==> flow/design.v <==
`timescale 1ns/1ps
`default_nettype none
module adder_1(a, b, c_in, sum, c_out);
input wire a, b, c_in;
output logic sum, c_out;
logic sum0;
logic sum1;
logic carry0;
logic carry1;
always_comb begin
  sum0 = a ^ b;
  sum = sum0 ^ c_in;
  carry0 = a & b;
  carry1 = sum0 & c_in;
  c_out = carry1 | carry0; 
end
endmodule
`timescale 1ns/1ps
`default_nettype none
module eight_input_adder(neighbors, sum);
input  wire [7:0] neighbors;
output logic [3:0] sum;
logic s1, c1, s2, c2, s3, c3, c4, s4, c5, c6;
adder_1 FA1 (.a(neighbors[0]), .b(neighbors[1]), .c_in(neighbors[2]), .sum(s1), .c_out(c1));
adder_1 FA2 (.a(neighbors[3]), .b(neighbors[4]), .c_in(neighbors[5]), .sum(s2), .c_out(c2));
adder_1 FA3 (.a(s1), .b(s2), .c_in(neighbors[6]), .sum(s3), .c_out(c3));
adder_1 HA1 (.a(s3), .b(neighbors[7]), .c_in(1'b0), .sum(sum[0]), .c_out(c4));
adder_1 FA4 (.a(c1), .b(c2), .c_in(c3), .sum(s4), .c_out(c5));
adder_1 HA2 (.a(s4), .b(c4), .c_in(1'b0), .sum(sum[1]), .c_out(c6));
adder_1 HA3 (.a(c5), .b(c6), .c_in(1'b0), .sum(sum[2]), .c_out(sum[3]));
endmodule
module equality_comparator(a, b, out);
input wire [3:0] a;
input wire [3:0] b;
output logic out;
logic [3:0] xor_out;
always_comb begin
    xor_out = a ^ b;
    out = ~xor_out[0] & ~xor_out[1] & ~xor_out[2] & ~xor_out[3];
end
endmodule
`default_nettype none
`timescale 1ns/1ps
module conway_cell(clk, rst, ena, state_0, state_d, state_q, neighbors);
input wire clk;
input wire rst;
input wire ena;
input wire state_0;
output logic state_d;
output logic state_q;
input wire [7:0] neighbors;
logic [3:0] sum;
eight_input_adder eight_input_adder_inst (.neighbors(neighbors), .sum(sum));
logic three_neighbors;
logic two_neighbors;
logic two_or_three_neighbors;
equality_comparator two_neighbors_comparator (.a(sum), .b(4'b0010), .out(two_neighbors));
equality_comparator three_neighbors_comparator (.a(sum), .b(4'b0011), .out(three_neighbors));
always_comb begin
	two_or_three_neighbors = three_neighbors | two_neighbors;
	state_d = (~ state_q & three_neighbors) | (state_q & two_or_three_neighbors);
end
always_ff @(posedge clk) begin : delay
	state_q <= rst ? state_0 : (ena ? state_d : state_q);
end 
endmodule
`default_nettype none  
module main(clk, rst, ena, state_0, cells);
parameter N = 16;  
parameter M = N + 2;  
input wire clk;
input wire rst;
input wire ena;
input wire [N*N-1:0] state_0;
output logic [N*N-1:0] cells;
wire [M*M-1:0] bordered_cells_q;  
wire [M*M-1:0] bordered_cells_d;
logic [M*M-1:0] bordered_cells_0;  
function int cell_index(int i, int j);
  cell_index = M*j + i;
endfunction
generate
  genvar i;
  genvar j;
  for (i = 0; i < M; i = i + 1) begin : cells_x
    for (j = 0; j < M; j = j + 1) begin : cells_y
      if ( (i > 0) && (i < (M-1)) && (j > 0) && (j < (M-1)) ) begin
        assign bordered_cells_0[cell_index(i, j)] = state_0[N*(j-1) + (i-1)];
        conway_cell CELL(
          .clk(clk), .rst(rst), .ena(ena),
          .neighbors({
            bordered_cells_q[cell_index(i-1, j-1)],
            bordered_cells_q[cell_index(i-1, j  )],
            bordered_cells_q[cell_index(i-1, j+1)],
            bordered_cells_q[cell_index(i  , j+1)],
            bordered_cells_q[cell_index(i+1, j+1)],
            bordered_cells_q[cell_index(i+1, j  )],
            bordered_cells_q[cell_index(i+1, j-1)],
            bordered_cells_q[cell_index(i  , j-1)]
          }),
          .state_0(bordered_cells_0[cell_index(i, j)]),
          .state_d(bordered_cells_d[cell_index(i, j)]),
          .state_q(bordered_cells_q[cell_index(i, j)])
        );
      end else begin  
        assign bordered_cells_0[cell_index(i,j)] = 1'b0;
        assign bordered_cells_q[cell_index(i,j)] = bordered_cells_0[cell_index(i,j)];
        assign bordered_cells_d[cell_index(i,j)] = 0;
      end
    end
  end
  for (i = 0; i < N; i = i + 1) begin : unborder
    always_comb begin
        cells[N*(i+1)-1:N*i] = bordered_cells_q[M*(i+2)-2:M*(i+1)+1];
    end
  end
endgenerate
endmodule
`default_nettype wire  
export LEC_CHECK = 0
export CAP_MARGIN = 20
export CORE_MARGIN = 2
export CORE_UTILIZATION = 70
export CTS_CLUSTER_SIZE = 37
export HOLD_SLACK_MARGIN = -0.1
export MAX_ROUTING_LAYER = met4
export PLACE_DENSITY = 0.62
export SETUP_SLACK_MARGIN = -0.2
export SLEW_MARGIN = 35
create_clock -name core_clock -period 3.1 [get_ports {clk}]
run.sh (not shown) runs the stock make flow with config.mk's settings and CLKGATE_MAP_FILE=.
The starting point did not get past global routing (ODB-0269).
Edit:
ABC_AREA = 1   (was unset)
CTS_CLUSTER_DIAMETER = 219   (was unset)
CTS_CLUSTER_SIZE = unset   (was 37)
HOLD_SLACK_MARGIN = unset   (was -0.1)
MAX_ROUTING_LAYER = unset   (was met4)
PLACE_DENSITY = unset   (was 0.62)
PLACE_DENSITY_LB_ADDON = 0.27   (was unset)
SETUP_SLACK_MARGIN = unset   (was -0.2)
SLEW_MARGIN = 20   (was 35)
clock period = 2.81 ns   (was 3.1 ns; I/O delays follow)
After rerunning: The changed run stopped in global routing (GRT-0232); synthesized area grows by about 4.4%; die area grows by 4.3%; synthesized cell count grows by 20%.
Edit:
ABC_AREA = unset   (was 1)
CORE_UTILIZATION = 72   (was 70)
CTS_CLUSTER_DIAMETER = unset   (was 219)
CTS_CLUSTER_SIZE = 95   (was unset)
PLACE_DENSITY = 0.43   (was unset)
PLACE_DENSITY_LB_ADDON = unset   (was 0.27)
SETUP_SLACK_MARGIN = 1.1   (was unset)
clock period = 3.96 ns   (was 2.81 ns; I/O delays follow)
The changed run stopped in global routing.
Area after synthesis went down by 4.2%.
Synthesized cell count went down by 16%.
Die size went down by 6.7%.
Edit:
CORE_UTILIZATION = 70   (was 72)
CTS_CLUSTER_SIZE = 37   (was 95)
MAX_ROUTING_LAYER = met4   (was unset)
PLACE_DENSITY = unset   (was 0.43)
SETUP_SLACK_MARGIN = -0.21   (was 1.1)
clock period = 3.29 ns   (was 3.96 ns; I/O delays follow)
=> The new run reached the layout checks and failed them: setup timing; die size came out higher by a few percent; synthesized cell count does not change; synthesized area is unchanged.

* * *

== job 101 ==
// main: RTL as listed in full above, without the edits since
export LEC_CHECK = 0
export CAP_MARGIN = 20
export CORE_MARGIN = 2
export CORE_UTILIZATION = 68
export CTS_CLUSTER_SIZE = 37
export MAX_ROUTING_LAYER = met4
export PLACE_DENSITY = 0.6
export SETUP_SLACK_MARGIN = -0.2
export SLEW_MARGIN = 25
create_clock -name core_clock -period 2.97 [get_ports {clk}]
Stage in which a tool error killed job 101: 5_1_grt.
### job 101 -> job 102
Settings: MAX_ROUTING_LAYER: met4 -> unset; CTS_CLUSTER_DIAMETER: unset -> 400; SETUP_SLACK_MARGIN: -0.2 -> unset; SLEW_MARGIN: 25 -> 20; CORE_UTILIZATION: 68 -> 72; CTS_CLUSTER_SIZE: 37 -> 100; the clock period (ns, I/O delays scaled along): 2.97 -> 2.28.
==> results <==
What ended job 102 was a tool error in 5_1_grt; the run never finished.
Comparing job 101 against job 102, there is no change at all in number of I/O pins.
Job 101 -> job 102: floorplan row count decreased by a few percent
Job 102 vs job 101: sum of net half-perimeters after detailed placement up
Job 102 -> job 101: global placer's final weighted congestion flat
Job 102 and job 101 ended up with roughly the same cell count listed in synth_stat.txt.
Between job 102 and job 101, the setup fix buffers added after clock tree synthesis is lower for job 102.
Delta (job 102 minus job 101): height of the die went down by 2.8%, die size dropped about 5.5%, cell area reported after detailed placement +about 0.35%, maximum level of the CTS H-tree decreased 1.

* * *

Starts from the design.v that is shown in full above.
clock: 3.24 ns
lec_check: 0
cap_margin: 30
core_margin: 2
core_utilization: 68
cts_cluster_diameter: 68
cts_cluster_size: 34
max_routing_layer: met4
min_routing_layer: met1
slew_margin: 20
The starting point did not get past 5_1_grt.
==> next run, changes <==
--- a/flow/config.mk
+++ b/flow/config.mk
@@ -8 +8 @@
-export CAP_MARGIN = 30
+export CAP_MARGIN = 20
@@ -10,5 +10,2 @@
-export CORE_UTILIZATION = 68
-export CTS_CLUSTER_DIAMETER = 68
-export CTS_CLUSTER_SIZE = 34
-export MAX_ROUTING_LAYER = met4
-export MIN_ROUTING_LAYER = met1
+export CORE_UTILIZATION = 52
+export PLACE_DENSITY = 0.6
==> flow/constraint.sdc (replaced) <==
create_clock -name core_clock -period 6.99 [get_ports {clk}]
set_input_delay 1.3980 -clock core_clock [delete_from_list [all_inputs] [get_ports {clk}]]
set_output_delay 1.3980 -clock core_clock [all_outputs]
set_load 0.01 [all_outputs]
With this change the flow passed the timing, DRC and antenna checks.
Area after synthesis stays the same.
Die size goes up by 30%.
Synthesized cell count does not change.
==> next run, changes <==
--- a/flow/config.mk
+++ b/flow/config.mk
@@ -10,2 +10,4 @@
-export CORE_UTILIZATION = 52
-export PLACE_DENSITY = 0.6
+export CORE_UTILIZATION = 70
+export CTS_CLUSTER_SIZE = 37
+export MAX_ROUTING_LAYER = met4
+export SETUP_SLACK_MARGIN = 0.87
==> flow/constraint.sdc (replaced) <==
create_clock -name core_clock -period 3.29 [get_ports {clk}]
set_input_delay 0.6580 -clock core_clock [delete_from_list [all_inputs] [get_ports {clk}]]
set_output_delay 0.6580 -clock core_clock [all_outputs]
set_load 0.01 [all_outputs]
=> The new run never finished: it broke off in 5_1_grt on DPL-0038. Synthesized area does not change. Die area falls by 25%. Synthesized cell count stays the same.
==> next run, changes <==
--- a/flow/config.mk
+++ b/flow/config.mk
@@ -10,2 +10 @@
-export CORE_UTILIZATION = 70
-export CTS_CLUSTER_SIZE = 37
+export CORE_UTILIZATION = 62
@@ -13,2 +12,2 @@
-export SETUP_SLACK_MARGIN = 0.87
-export SLEW_MARGIN = 20
+export PLACE_DENSITY = 0.6
+export SLEW_MARGIN = 25
==> flow/constraint.sdc (replaced) <==
create_clock -name core_clock -period 2.97 [get_ports {clk}]
set_input_delay 0.5940 -clock core_clock [delete_from_list [all_inputs] [get_ports {clk}]]
set_output_delay 0.5940 -clock core_clock [all_outputs]
set_load 0.01 [all_outputs]
Now the flow finished but fails on negative setup slack.
Die area rose by 13%.
Synthesized cell count stays the same.
Synthesized area is unchanged.
